Design core, start of the top module:
module core(input wire I_clk, 
    input wire I_reset,
    input wire I_irq_active,
    input wire MEM_ready,
    input wire[15:0] MEM_data_in, 
    input wire MEM_data_ready,
    output reg O_irq_ack,
    output reg MEM_exec, 
    output reg MEM_write,
    output reg[1:0] MEM_size, 
    output reg[15:0] MEM_addr, 
    output reg[15:0] MEM_data_out);
For scale: ~290 flip-flops, roughly 58 I/O pins, about 24000 µm² of cells after synthesis.
Settings: LEC_CHECK=0, CAP_MARGIN=10, CELL_PAD_IN_SITES_DETAIL_PLACEMENT=2, CORE_ASPECT_RATIO=0.58, CORE_MARGIN=8, CORE_UTILIZATION=25, CTS_CLUSTER_DIAMETER=158, CTS_CLUSTER_SIZE=93, GPL_ROUTABILITY_DRIVEN=1, GPL_TIMING_DRIVEN=0, HOLD_SLACK_MARGIN=0.08, MAX_ROUTING_LAYER=met4, MIN_ROUTING_LAYER=met2, PLACE_DENSITY_LB_ADDON=0.14, SETUP_SLACK_MARGIN=0.79, SLEW_MARGIN=5; clock period 3.14 ns.
run.sh (not shown) runs the stock make flow with config.mk's settings and CLKGATE_MAP_FILE=.
The starting point did not get past global routing with GRT-0116.
==> next run, changes <==
Settings changed: CAP_MARGIN 10 to 20, CELL_PAD_IN_SITES_DETAIL_PLACEMENT 2 to not set, CORE_ASPECT_RATIO 0.58 to not set, CORE_MARGIN 8 to 2, CORE_UTILIZATION 25 to 58, CTS_CLUSTER_DIAMETER 158 to not set, CTS_CLUSTER_SIZE 93 to not set, GPL_ROUTABILITY_DRIVEN 1 to not set, GPL_TIMING_DRIVEN 0 to not set, HOLD_SLACK_MARGIN 0.08 to not set, MAX_ROUTING_LAYER met4 to not set, MIN_ROUTING_LAYER met2 to not set, PLACE_DENSITY_LB_ADDON 0.14 to not set, SETUP_SLACK_MARGIN 0.79 to not set, SLEW_MARGIN 5 to 20, TNS_END_PERCENT set to 5.
Clock period 3.14 ns to 4.69 ns, I/O delays scaled along.
Outcome: The changed run completed without violations; synthesized cell count does not change; die area drops by 60%; synthesized area does not change.
==> next run, changes <==
Settings changed: CORE_UTILIZATION 58 to 69, TNS_END_PERCENT 5 to not set.
Clock period 4.69 ns to 5.3 ns, I/O delays scaled along.
=> The changed run completed with no timing, DRC or antenna violations. Cell count drops by 3.8%. Hold slack gains 38 ps. Total power drops by 16%. Clock-buffer cell count climbs by 6. Design area drops by 2.0%. Register-to-register slack gains 90 ps. First-iteration DRC count climbs by 30%. Sequential cell count stays the same. Die area drops by 16%.
==> next run, changes <==
Settings changed: CORE_UTILIZATION 69 to 61, SETUP_SLACK_MARGIN set to 1.5.
Clock period 5.3 ns to 5.23 ns, I/O delays scaled along.
Power increases by about 5%.
Sequential share of layout area drops by 1.1 points.
Design area grows by 3.9%.
Wire length rose by 1.9%.
Die area grows by about 13%.
Global-route usage came out lower by 7.0 points.
Utilization shrinks by 6.9 points.
Cell count goes up by about 4.5%.
Clock-buffer cell count drops by 6.
Register-to-register slack gains 620 ps.
Synthesized cell count is unchanged.
==> next run, changes <==
Settings changed: ABC_AREA set to 1, CELL_PAD_IN_SITES_DETAIL_PLACEMENT set to 2, CELL_PAD_IN_SITES_GLOBAL_PLACEMENT set to 2, CORE_ASPECT_RATIO set to 0.52, CORE_MARGIN 2 to 3, CORE_UTILIZATION 61 to 40, CTS_CLUSTER_SIZE set to 72, HOLD_SLACK_MARGIN set to 0.08, SETUP_SLACK_MARGIN 1.5 to not set, SLEW_MARGIN 20 to 25.
Clock period 5.23 ns to 9.51 ns, I/O delays scaled along.
Outcome: The changed run completed with no timing, DRC or antenna violations; sequential power went down by 44%; setup slack gets better by 1400 ps; final cell count went up by 36%; global-route usage barely changes; power went down by 38%; sequential share of layout area barely changes; hold slack gets better by 31 ps; non-clock buffer count went down by 67; final area hardly moves; flip-flop count does not change.

---

Starting RTL as in the previous note.
make LEC_CHECK=0 CAP_MARGIN=10 CELL_PAD_IN_SITES_DETAIL_PLACEMENT=2 CORE_ASPECT_RATIO=0.58 CORE_MARGIN=8 CORE_UTILIZATION=25 CTS_CLUSTER_DIAMETER=158 CTS_CLUSTER_SIZE=93 GPL_ROUTABILITY_DRIVEN=0 GPL_TIMING_DRIVEN=0 HOLD_SLACK_MARGIN=0.08 MAX_ROUTING_LAYER=met4 MIN_ROUTING_LAYER=met2 PLACE_DENSITY_LB_ADDON=0.14 SETUP_SLACK_MARGIN=0.79 SLEW_MARGIN=20 finish   # period 9.81 ns
The starting point died in global routing.
Then changed:
Settings changed: ABC_AREA set to 1, CAP_MARGIN 10 to 20, CELL_PAD_IN_SITES_DETAIL_PLACEMENT 2 to not set, CORE_ASPECT_RATIO 0.58 to not set, CORE_MARGIN 8 to 2, CORE_UTILIZATION 25 to 69, CTS_CLUSTER_DIAMETER 158 to not set, CTS_CLUSTER_SIZE 93 to not set, GPL_ROUTABILITY_DRIVEN 0 to not set, GPL_TIMING_DRIVEN 0 to not set, HOLD_SLACK_MARGIN 0.08 to not set, MAX_ROUTING_LAYER met4 to not set, MIN_ROUTING_LAYER met2 to not set, PLACE_DENSITY_LB_ADDON 0.14 to not set, SETUP_SLACK_MARGIN 0.79 to not set.
Clock period 9.81 ns to 6.49 ns, I/O delays scaled along.
With this change the flow went through all stages and came out clean.
Area after synthesis rose slightly.
Synthesized cell count is higher by a quarter to a third.
Die area shrinks by well over a third.
Then changed:
Settings changed: ABC_AREA 1 to not set, CORE_UTILIZATION 69 to 48, GPL_ROUTABILITY_DRIVEN set to 1, GPL_TIMING_DRIVEN set to 0, MIN_ROUTING_LAYER set to met2, PLACE_DENSITY_LB_ADDON set to 0.07.
Clock period 6.49 ns to 4.24 ns, I/O delays scaled along.
=>
- The changed run did not get past global routing
- area after synthesis went down by 1.6%
- die size went up by 40%
- synthesized cell count went down by 26%
Then changed:
Settings changed: CORE_UTILIZATION 48 to 40, GPL_ROUTABILITY_DRIVEN 1 to not set, GPL_TIMING_DRIVEN 0 to not set, MIN_ROUTING_LAYER met2 to not set, PLACE_DENSITY_LB_ADDON 0.07 to not set.
Clock period 4.24 ns to 7.0 ns, I/O delays scaled along.
The changed run ran to the end with no violations.
Die size is higher by 20%.
Synthesized cell count stays the same.
Synthesized area is unchanged.

---

Setup of job 3316:
core again, from the RTL that the note above started with.
// core
module core(input wire I_clk, 
    input wire I_reset,
    input wire I_irq_active,
    input wire MEM_ready,
    input wire[15:0] MEM_data_in, 
    input wire MEM_data_ready,
    output reg O_irq_ack,
    output reg MEM_exec, 
    output reg MEM_write,
    output reg[1:0] MEM_size, 
    output reg[15:0] MEM_addr, 
    output reg[15:0] MEM_data_out);
==> flow/config.mk <==
export PLATFORM = sky130hd
export DESIGN_NAME = core
export DESIGN_NICKNAME = core
export VERILOG_FILES = /design/flow/design.v
export SDC_FILE = /design/flow/constraint.sdc
export NUM_CORES = 4
export LEC_CHECK = 0
export ABC_AREA = 1
export CAP_MARGIN = 20
export CELL_PAD_IN_SITES_DETAIL_PLACEMENT = 0
export CELL_PAD_IN_SITES_GLOBAL_PLACEMENT = 1
export CORE_ASPECT_RATIO = 0.56
export CORE_MARGIN = 2
export CORE_UTILIZATION = 16
export GPL_ROUTABILITY_DRIVEN = 0
export HOLD_SLACK_MARGIN = 0.25
export MAX_ROUTING_LAYER = met5
export SLEW_MARGIN = 35
export TNS_END_PERCENT = 60
==> flow/constraint.sdc <==
create_clock -name core_clock -period 9.13 [get_ports {I_clk}]
set_input_delay 1.8260 -clock core_clock [delete_from_list [all_inputs] [get_ports {I_clk}]]
set_output_delay 1.8260 -clock core_clock [all_outputs]
set_load 0.01 [all_outputs]
Input-level comparison between job 8824 and job 3316:
# job 3316
export LEC_CHECK = 0
export ABC_AREA = 1
export CAP_MARGIN = 20
export CELL_PAD_IN_SITES_DETAIL_PLACEMENT = 0
export CELL_PAD_IN_SITES_GLOBAL_PLACEMENT = 1
export CORE_ASPECT_RATIO = 0.56
export CORE_MARGIN = 2
export CORE_UTILIZATION = 16
export GPL_ROUTABILITY_DRIVEN = 0
export HOLD_SLACK_MARGIN = 0.25
export MAX_ROUTING_LAYER = met5
export SLEW_MARGIN = 35
export TNS_END_PERCENT = 60
create_clock -name core_clock -period 9.13 [get_ports {I_clk}]
# job 8824
export LEC_CHECK = 0
export CAP_MARGIN = 20
export CORE_MARGIN = 2
export CORE_UTILIZATION = 57
export CTS_CLUSTER_DIAMETER = 29
export CTS_CLUSTER_SIZE = 42
export SETUP_SLACK_MARGIN = 0.81
export SLEW_MARGIN = 20
create_clock -name core_clock -period 3.18 [get_ports {I_clk}]
Results
Job 8824: synthesized area is about 1.6% lower than what job 3316 reported. Diff job 3316 -> job 8824: average size of a mapped cell climbed 33%; number of distinct library cell variants in the gate-level netlist after synthesis has increased; y dimension of the die decreased by 29% relative to the old numbers; chip area in the Yosys report now smaller; number of instances in the synthesized netlist shrank by 952. Largest family of logic cells by area = AND-OR/OR-AND gates: job 8824; largest family of logic cells by area = simple AND/OR/NAND/NOR gates: job 3316. Job 8824 terminated abnormally: global routing reported ODB-0269. Per the comparison of job 8824 with job 3316, area fraction in and, or, nand and nor cells fell by 11 points; number of gates given a new drive strength after cts rose by 517; standard cell area after detailed placement rose by 4.7%; compound-gate portion of the synthesized area fell by 1.6 points; xor/xnor cell area share of the yosys netlist rose by 2.8 points.
What job 9263 does differently from job 8824 at the input level:
# job 8824
export LEC_CHECK = 0
export CAP_MARGIN = 20
export CORE_MARGIN = 2
export CORE_UTILIZATION = 57
export CTS_CLUSTER_DIAMETER = 29
export CTS_CLUSTER_SIZE = 42
export SETUP_SLACK_MARGIN = 0.81
export SLEW_MARGIN = 20
create_clock -name core_clock -period 3.18 [get_ports {I_clk}]
# job 9263
export LEC_CHECK = 0
export CAP_MARGIN = 20
export CORE_MARGIN = 2
export CORE_UTILIZATION = 72
export CTS_CLUSTER_DIAMETER = 394
export CTS_CLUSTER_SIZE = 10
export PLACE_DENSITY = 0.39
export SETUP_SLACK_MARGIN = 1.29
export SLEW_MARGIN = 20
create_clock -name core_clock -period 5.3 [get_ports {I_clk}]
Results
Run status, job 9263: aborted in global routing, error GRT-0116
Delta (job 9263 minus job 8824): CTS H-tree depth closely matched the old numbers; clock tree buffer depth closely matched the old numbers.
~same synthesized cell count in job 9263 and job 8824
Higher overall die height among job 9263 and job 8824: job 8824
[compare] base=job 8824 new=job 9263: full die area dropped about 20%, last weighted congestion value of the routability-driven placer up about 5%, cell count after placement has decreased.
Taking job 8824 over job 9263, the final HPWL from detailed placement ratio works out to 1.15.
### job 9263 -> job 853
# job 9263
export LEC_CHECK = 0
export CAP_MARGIN = 20
export CORE_MARGIN = 2
export CORE_UTILIZATION = 72
export CTS_CLUSTER_DIAMETER = 394
export CTS_CLUSTER_SIZE = 10
export PLACE_DENSITY = 0.39
export SETUP_SLACK_MARGIN = 1.29
export SLEW_MARGIN = 20
create_clock -name core_clock -period 5.3 [get_ports {I_clk}]
# job 853
export LEC_CHECK = 0
export CAP_MARGIN = 20
export CORE_MARGIN = 2
export CORE_UTILIZATION = 40
export SLEW_MARGIN = 20
create_clock -name core_clock -period 7.08 [get_ports {I_clk}]
Results
Job 853 has completed all stages; timing, DRC and antenna checks passed.
Number of cell instances after yosys synthesis came out exactly the same in job 9263 and job 853.
On post-synthesis net count, job 9263 and job 853 are neck and neck.
Measured against job 9263, the core footprint of job 853 comes out at 1.8 times the reference value.
Job 853: count of instances resized after the clock tree is built is 36 lower than what job 9263 reported.
Diff job 9263 and job 853: die size lower in job 9263
Changes in job 1283 relative to job 853:
# job 853
export LEC_CHECK = 0
export CAP_MARGIN = 20
export CORE_MARGIN = 2
export CORE_UTILIZATION = 40
export SLEW_MARGIN = 20
create_clock -name core_clock -period 7.08 [get_ports {I_clk}]
# job 1283
export LEC_CHECK = 0
export CAP_MARGIN = 20
export CORE_MARGIN = 2
export CORE_UTILIZATION = 65
export CTS_CLUSTER_DIAMETER = 211
export CTS_CLUSTER_SIZE = 42
export SETUP_SLACK_MARGIN = 0.97
export SLEW_MARGIN = 20
create_clock -name core_clock -period 3.22 [get_ports {I_clk}]
- Among job 853 and job 1283, the run that stopped before the end is job 1283, and it is the only one.
- Post-place setup slack came out lower on job 1283 than on job 853.
- Diff job 853 -> job 1283 | floorplan die height | down by more than 10%
- As of job 1283, weighted congestion reported at the end of routability-driven placement had risen by more than 10% compared to job 853.
- Going from job 853 to job 1283, standard cell core area shrinks by about 40%.
- Changes observed in job 1283 relative to job 853: number of cells after detailed placement rose by 45; number of buffers added for setup after CTS rose by 74; number of clock buffers inserted by TritonCTS fell by 24.
[inputs] job 8377 vs job 1283
# job 1283
export LEC_CHECK = 0
export CAP_MARGIN = 20
export CORE_MARGIN = 2
export CORE_UTILIZATION = 65
export CTS_CLUSTER_DIAMETER = 211
export CTS_CLUSTER_SIZE = 42
export SETUP_SLACK_MARGIN = 0.97
export SLEW_MARGIN = 20
create_clock -name core_clock -period 3.22 [get_ports {I_clk}]
# job 8377
export LEC_CHECK = 0
export ABC_AREA = 1
export CAP_MARGIN = 20
export CORE_MARGIN = 2
export CORE_UTILIZATION = 68
export CTS_CLUSTER_DIAMETER = 345
export CTS_CLUSTER_SIZE = 17
export SETUP_SLACK_MARGIN = -0.52
export SLEW_MARGIN = 20
create_clock -name core_clock -period 5.23 [get_ports {I_clk}]
### Flow results
Job 8377 closes out successfully: all stages finished, all timing, DRC and antenna checks passed. Comparing job 8377 against job 1283, there is no change at all in top-level port count. Comparing job 8377 and job 1283, horizontal die dimension is lower on job 8377. Against job 1283, synthesized area in job 8377 rose slightly. Job 8377 ended up with simple AND/OR/NAND/NOR gates as its main combinational cell family by area after synthesis; job 1283 ended up with AND-OR/OR-AND gates. Worst-case clock buffer depth came out exactly the same in job 8377 and job 1283.

---

## tundra
Starting RTL as in the previous note.
Settings: LEC_CHECK=0, CAP_MARGIN=10, CELL_PAD_IN_SITES_DETAIL_PLACEMENT=0, CORE_ASPECT_RATIO=0.58, CORE_MARGIN=5, CORE_UTILIZATION=25, CTS_CLUSTER_DIAMETER=183, CTS_CLUSTER_SIZE=93, GPL_TIMING_DRIVEN=1, MAX_ROUTING_LAYER=met4, MIN_ROUTING_LAYER=met2, PLACE_DENSITY=0.92, SETUP_SLACK_MARGIN=0.79, SLEW_MARGIN=20; clock period 6.04 ns.
Status(tundra) = ERROR, stage = global routing (5_1_grt)
diff inputs: tundra => raven
# tundra
export LEC_CHECK = 0
export CAP_MARGIN = 10
export CELL_PAD_IN_SITES_DETAIL_PLACEMENT = 0
export CORE_ASPECT_RATIO = 0.58
export CORE_MARGIN = 5
export CORE_UTILIZATION = 25
export CTS_CLUSTER_DIAMETER = 183
export CTS_CLUSTER_SIZE = 93
export GPL_TIMING_DRIVEN = 1
export MAX_ROUTING_LAYER = met4
export MIN_ROUTING_LAYER = met2
export PLACE_DENSITY = 0.92
export SETUP_SLACK_MARGIN = 0.79
export SLEW_MARGIN = 20
create_clock -name core_clock -period 6.04 [get_ports {I_clk}]
# raven
export LEC_CHECK = 0
export CAP_MARGIN = 20
export CORE_MARGIN = 2
export CORE_UTILIZATION = 66
export SETUP_SLACK_MARGIN = -0.5
export SLEW_MARGIN = 20
create_clock -name core_clock -period 5.19 [get_ports {I_clk}]
Of tundra and raven, none finishes clean.
No final results exist for tundra, since it was stopped by error GRT-0116 during global routing (5_1_grt).
raven ran in full, but the layout does not pass; the checks complain about setup timing.
Going from tundra to raven, total instance count after detailed placement dropped 857; register bit total from synthesis barely changed.
[compare] base=tundra new=raven: placed standard-cell area went down; summed instance area of the synthesized netlist did not really move; die height went down; final weighted congestion in routability-driven placement went up.
tundra fits on a die that is larger than the die of raven.

---

Starting RTL as in the previous note.
export LEC_CHECK = 0
export CAP_MARGIN = 20
export CORE_MARGIN = 2
export CORE_UTILIZATION = 40
export SETUP_SLACK_MARGIN = 1.25
export SLEW_MARGIN = 20
create_clock -name core_clock -period 5.48 [get_ports {I_clk}]
Next try:
CAP_MARGIN = 5   (was 20)
CORE_UTILIZATION = 68   (was 40)
CTS_CLUSTER_DIAMETER = 28   (was default)
CTS_CLUSTER_SIZE = 20   (was default)
GPL_TIMING_DRIVEN = 1   (was default)
MAX_ROUTING_LAYER = met4   (was default)
SETUP_SLACK_MARGIN = 1.06   (was 1.25)
clock period = 3.67 ns   (was 5.48 ns; I/O delays follow)
With this change the flow ended with an error in global routing (GRT-0116).
Die area drops by about 40%.
Synthesized cell count stays the same.
Synthesized area stays the same.
Power is estimated from default activity; no workload was simulated.
